Setup of Q:
==> flow/design.v (excerpt) <==
module enduro_video(iRST_n,
                    iVGA_CLK,
                    show_cars,
                    car_user_x,
                    car2_x,
                    car2_y,
                    car3_x,
                    car3_y,
                    oBLANK_n,
                    oHS,
                    oVS,
                    b_data,
                    g_data,
                    r_data);
input iRST_n;
input iVGA_CLK;
input show_cars;
input [9:0] car_user_x;
input [9:0] car2_x;
input [9:0] car2_y;
input [9:0] car3_x;
input [9:0] car3_y;
output reg oBLANK_n;
output reg oHS;
output reg oVS;
output [7:0] b_data;
output [7:0] g_data;
output [7:0] r_data;
wire rst;
reg [18:0] ADDR;
wire [9:0] SCREEN_HEIGHT;
wire [10:0] SCREEN_WIDTH;
wire [5:0] CAR_WIDTH, CAR_HEIGHT;
wire [8:0] CAR_USER_Y;
wire [23:0] BGR_data_out;
assign SCREEN_HEIGHT = 10'd480;
assign SCREEN_WIDTH = 11'd640;
assign CAR_WIDTH = 6'd23;
assign CAR_HEIGHT = 6'd36;
assign CAR_USER_Y = SCREEN_HEIGHT - CAR_HEIGHT;
wire [23:0] bgr_data_raw;
wire cBLANK_n,cHS,cVS;
assign rst = ~iRST_n;
video_sync_generator LTM_ins (.vga_clk(iVGA_CLK),
                              .reset(rst),
                              .blank_n(cBLANK_n),
                              .HS(cHS),
                              .VS(cVS));
always@(posedge iVGA_CLK, negedge iRST_n)
begin
  if (!iRST_n)
     ADDR<=19'd0;
  else if (cHS==1'b0 && cVS==1'b0)
     ADDR<=19'd0;
  else if (cBLANK_n==1'b1)
     ADDR<=ADDR+1;
end
    draw_dynamic_cars draw_cars(
  ...
Settings: LEC_CHECK=0, CAP_MARGIN=5, CORE_MARGIN=2, CORE_UTILIZATION=72, CTS_CLUSTER_DIAMETER=26, CTS_CLUSTER_SIZE=11, PLACE_DENSITY_LB_ADDON=0.19, SETUP_SLACK_MARGIN=1.65, SLEW_MARGIN=0; clock period 7.29 ns.
run.sh (not shown) runs the stock make flow with config.mk's settings and CLKGATE_MAP_FILE=.
Q | status: complete | timing, DRC, antenna: pass
Here is what was changed in the inputs of T compared with Q.
- removing SETUP_SLACK_MARGIN (formerly 1.65)
- changing CTS_CLUSTER_DIAMETER from 26 to 273
- removing PLACE_DENSITY_LB_ADDON (formerly 0.19)
- changing CTS_CLUSTER_SIZE from 11 to 98
- changing SLEW_MARGIN from 0 to 20
- changing CAP_MARGIN from 5 to 20
- changing the clock period (ns, I/O delays scaled along) from 7.29 to 15.0
Notes after the runs:
- Max worst setup slack across T and Q: T
- Multi-input combinational cell count: Q vs T — no meaningful difference
- [T] DRC violation total after the first TritonRoute iteration fell 727 relative to Q
- Combinational power, T and Q: smaller value in T
- Diff Q -> T | critical path arrival | increase of 2.13 ns
- Est. power | T vs Q | T lower
- T -> Q: die size delta 0, exact match
- T vs. Q: post-synthesis to final-layout area growth has decreased, total area of sequential cells now sits lower, number of non-clock buffers in the layout now sits lower.
- Looking at cell with the biggest individual delay on the critical path, the sky130_fd_sc_hd__o21ai_2 result is from T; the sky130_fd_sc_hd__or4_4 one comes from Q.
- The switching power share of the total reported for T is smaller than that of Q by 0.66 points.

enduro_video again, from the RTL that the note above started with.
clock: 6.38 ns
lec_check: 0
abc_area: 1
cap_margin: 30
core_margin: 2
core_utilization: 72
cts_cluster_diameter: 220
cts_cluster_size: 51
gpl_routability_driven: 0
hold_slack_margin: 0.08
place_density: 0.35
setup_slack_margin: -0.34
slew_margin: 30
The baseline finished but fails on setup timing.
Edit:
CAP_MARGIN = 15   (was 30)
CELL_PAD_IN_SITES_DETAIL_PLACEMENT = 1   (was unset)
CORE_UTILIZATION = 16   (was 72)
CTS_CLUSTER_DIAMETER = unset   (was 220)
CTS_CLUSTER_SIZE = unset   (was 51)
GPL_ROUTABILITY_DRIVEN = unset   (was 0)
HOLD_SLACK_MARGIN = unset   (was 0.08)
PLACE_DENSITY = unset   (was 0.35)
SETUP_SLACK_MARGIN = unset   (was -0.34)
SLEW_MARGIN = 20   (was 30)
clock period = 10.6 ns   (was 6.38 ns; I/O delays follow)
The new run finished with timing, DRC and antenna clean.
Total power is lower by well over a third.
Routed wire length is higher by roughly a tenth.
Register-to-register slack gets better by 1.5 ns.
Via count is lower by a little under a tenth.
Clock skew is higher by 0.0046 ns.
Count of clock-buffer cells in the layout is lower by 2.
Non-clock buffer count is lower by 139.
Combinational power is lower by well over a third.
Global-route usage is lower by 33 points.
Edit:
ABC_AREA = unset   (was 1)
CAP_MARGIN = 20   (was 15)
CELL_PAD_IN_SITES_DETAIL_PLACEMENT = unset   (was 1)
CORE_UTILIZATION = 71   (was 16)
CTS_CLUSTER_SIZE = 40   (was unset)
clock period = 11.7 ns   (was 10.6 ns; I/O delays follow)
The new run finished with timing, DRC and antenna clean; design area falls by 2.4%; core utilization grows by 57 points; routed wire length went down by about 11%; via count is higher by about 3%; first-iteration DRC count came out higher by about 70%; die area drops by 76%; hold slack degrades by 0.0035 ns; setup slack is better by 2.4 ns.
Edit:
ABC_AREA = 1   (was unset)
CTS_CLUSTER_DIAMETER = 334   (was unset)
HOLD_SLACK_MARGIN = 0.3   (was unset)
PLACE_DENSITY_LB_ADDON = 0.06   (was unset)
clock period = 9.22 ns   (was 11.7 ns; I/O delays follow)
After rerunning: The changed run went through all stages and came out clean; core utilization went up by 0.40 points; total power climbs by a quarter to a third; maximum frequency shrinks slightly; worst setup slack got worse by 2.5 ns; wire length is lower by a few percent.
Edit:
CTS_CLUSTER_DIAMETER = unset   (was 334)
HOLD_SLACK_MARGIN = unset   (was 0.3)
clock period = 10.6 ns   (was 9.22 ns; I/O delays follow)
What happened: The new run passed the timing, DRC and antenna checks. Utilization barely changes. Wire length rose by 0.81%. Combinational power fell by 12%. Fmax goes down by 10%. Clock skew is lower by 0.0061 ns. Worst hold slack improved by 0.0099 ns. Synthesized cell count stays the same. Design area barely changes. Total power goes down by 13%.
Edit:
ABC_AREA = unset   (was 1)
CORE_UTILIZATION = 28   (was 71)
CTS_CLUSTER_DIAMETER = 398   (was unset)
CTS_CLUSTER_SIZE = 98   (was 40)
PLACE_DENSITY_LB_ADDON = unset   (was 0.06)
clock period = 15.0 ns   (was 10.6 ns; I/O delays follow)
After rerunning: Non-clock buffer count rises by 25. Design area rises by about 9%. Die size rises to 2.7 times its value. Cell count rises by about 10%. Via count falls by 6.6%. Setup slack improves by 5.2 ns. Power falls by about 27%. Clock skew rises by 0.0082 ns.
No activity file was given, so power comes from the tool's default toggle rates.
